==> nickel: inputs <==
// audio_core
module audio_core(
	input clk,          
	input rst,          
	input tick,         
	input tick_1m,      
	input [15:0] accel_z,     
	input accel_valid,        
	output wire beat,   
	output [7:0] LED,   
	input PB_PLY, 	     
	input [3:0]  VOL,	  
	output P,		     
	output [3:0] SEGA,  
	output [7:0] SEGD,  
	output [7:0] BPM,   
	input [15:0] DATA,	  
	output note_req,      
	output song_end       
	);
make LEC_CHECK=0 CAP_MARGIN=30 CELL_PAD_IN_SITES_GLOBAL_PLACEMENT=0 CORE_ASPECT_RATIO=0.84 CORE_MARGIN=2 CORE_UTILIZATION=27 CTS_CLUSTER_DIAMETER=361 CTS_CLUSTER_SIZE=72 GPL_ROUTABILITY_DRIVEN=0 GPL_TIMING_DRIVEN=0 MAX_ROUTING_LAYER=met5 MIN_ROUTING_LAYER=met2 PLACE_DENSITY_LB_ADDON=0.17 SETUP_SLACK_MARGIN=1.63 SLEW_MARGIN=40 TNS_END_PERCENT=90 finish   # period 11.8 ns
run.sh (not shown) runs the stock make flow with config.mk's settings and CLKGATE_MAP_FILE=.
==> delta (differences from nickel) <==
- ABC_AREA: unset -> 0
- CAP_MARGIN: 30 -> 20
- CELL_PAD_IN_SITES_GLOBAL_PLACEMENT: 0 -> unset
- CORE_ASPECT_RATIO: 0.84 -> unset
- CTS_CLUSTER_DIAMETER: 361 -> unset
- CTS_CLUSTER_SIZE: 72 -> 55
- GPL_ROUTABILITY_DRIVEN: 0 -> unset
- GPL_TIMING_DRIVEN: 0 -> 1
- MAX_ROUTING_LAYER: met5 -> unset
- PLACE_DENSITY_LB_ADDON: 0.17 -> 0.05
- SETUP_SLACK_MARGIN: 1.63 -> unset
- SLEW_MARGIN: 40 -> 20
- TNS_END_PERCENT: 90 -> 70
==> flow/constraint.sdc (replaced) <==
create_clock -name core_clock -period 4.79 [get_ports {clk}]
set_input_delay 0.9580 -clock core_clock [delete_from_list [all_inputs] [get_ports {clk}]]
set_output_delay 0.9580 -clock core_clock [all_outputs]
set_load 0.01 [all_outputs]
==> notes <==
delta produced a layout that fails on negative setup slack. nickel did not get past 5_1_grt.
Synthesized cell count is the same in delta and nickel.
Area after synthesis is the same in nickel and delta.
Die size is about the same in delta and nickel.

---

==> willow <==
audio_core again, from the RTL that the note above started with.
Settings: LEC_CHECK=0, CAP_MARGIN=20, CORE_MARGIN=2, CORE_UTILIZATION=69, CTS_CLUSTER_DIAMETER=390, CTS_CLUSTER_SIZE=99, PLACE_DENSITY=0.37, SLEW_MARGIN=20; clock period 5.84 ns.
==> inputs of tundra, as changes to willow <==
--- a/flow/config.mk
+++ b/flow/config.mk
@@ -9,6 +9,4 @@
 export CORE_MARGIN = 2
-export CORE_UTILIZATION = 69
-export CTS_CLUSTER_DIAMETER = 390
-export CTS_CLUSTER_SIZE = 99
-export PLACE_DENSITY = 0.37
+export CORE_UTILIZATION = 53
+export SETUP_SLACK_MARGIN = -0.4
 export SLEW_MARGIN = 20
==> flow/constraint.sdc (replaced) <==
create_clock -name core_clock -period 4.8 [get_ports {clk}]
set_input_delay 0.9600 -clock core_clock [delete_from_list [all_inputs] [get_ports {clk}]]
set_output_delay 0.9600 -clock core_clock [all_outputs]
set_load 0.01 [all_outputs]
==> inputs of lagoon, as changes to willow <==
--- a/flow/config.mk
+++ b/flow/config.mk
@@ -9,6 +9,6 @@
 export CORE_MARGIN = 2
-export CORE_UTILIZATION = 69
-export CTS_CLUSTER_DIAMETER = 390
-export CTS_CLUSTER_SIZE = 99
-export PLACE_DENSITY = 0.37
+export CORE_UTILIZATION = 72
+export PLACE_DENSITY = 0.55
+export SETUP_SLACK_MARGIN = 1.54
 export SLEW_MARGIN = 20
+export TNS_END_PERCENT = 5
==> flow/constraint.sdc (replaced) <==
create_clock -name core_clock -period 5.15 [get_ports {clk}]
set_input_delay 1.0300 -clock core_clock [delete_from_list [all_inputs] [get_ports {clk}]]
set_output_delay 1.0300 -clock core_clock [all_outputs]
set_load 0.01 [all_outputs]
==> inputs of harbor, as changes to willow <==
--- a/flow/config.mk
+++ b/flow/config.mk
@@ -7,8 +7,7 @@
 export LEC_CHECK = 0
+export ABC_AREA = 1
 export CAP_MARGIN = 20
 export CORE_MARGIN = 2
-export CORE_UTILIZATION = 69
-export CTS_CLUSTER_DIAMETER = 390
-export CTS_CLUSTER_SIZE = 99
-export PLACE_DENSITY = 0.37
+export CORE_UTILIZATION = 52
+export PLACE_DENSITY = 0.55
 export SLEW_MARGIN = 20
==> flow/constraint.sdc (replaced) <==
create_clock -name core_clock -period 6.53 [get_ports {clk}]
set_input_delay 1.3060 -clock core_clock [delete_from_list [all_inputs] [get_ports {clk}]]
set_output_delay 1.3060 -clock core_clock [all_outputs]
set_load 0.01 [all_outputs]
==> qor summary <==
item	lagoon	willow	harbor	tundra
Register-to-register setup slack	-	-	-8180 ps	-1280 ps
Status	aborted with a tool error	aborted with a tool error	finished with violations	finished with violations
Stage where the flow stopped	clock tree synthesis	global routing	-	-
Reasons for failing layout checks	-	-	negative setup slack	negative setup slack
Summed negative setup slack over all endpoints	-	-	-125,390 ps	-31,020 ps
Total sequential power	-	-	1.48 mW	2.02 mW
Total via count in the routed design	-	-	36,590	38,910
Adders+Majority by Area	0.1349	0.1349	0.1415	0.1349
Signal inverters	-	-	697	191
Non-clock buffer count	-	-	1,010	1,296
Yosys aoi share	0.3108	0.3108	0.2199	0.3108
Number of DRC violations after detailed-routing iteration 0	-	-	4,631	5,997
Clock insertion delay at the later pin of the skew report	-	-	580 ps	550 ps
Detailed-route vias per instance	-	-	6.108	6.863
Clock distribution power	-	-	1.40 mW	1.91 mW
Number of unique standard cell types used by synthesis	112	112	66	112
Power density normalized to cell area	-	-	133.8 mW/mm^2	149.3 mW/mm^2
Number of endpoints failing setup at the final stage	-	-	36	69
Worst-path fanout max	-	-	5	5
IR Drop Worst-Case VDD	-	-	0.0002113 V	0.0002858 V
Area of the core region	0.03856 sq mm	0.04001 sq mm	0.05109 sq mm	0.05245 sq mm
No activity file was given, so power comes from the tool's default toggle rates.
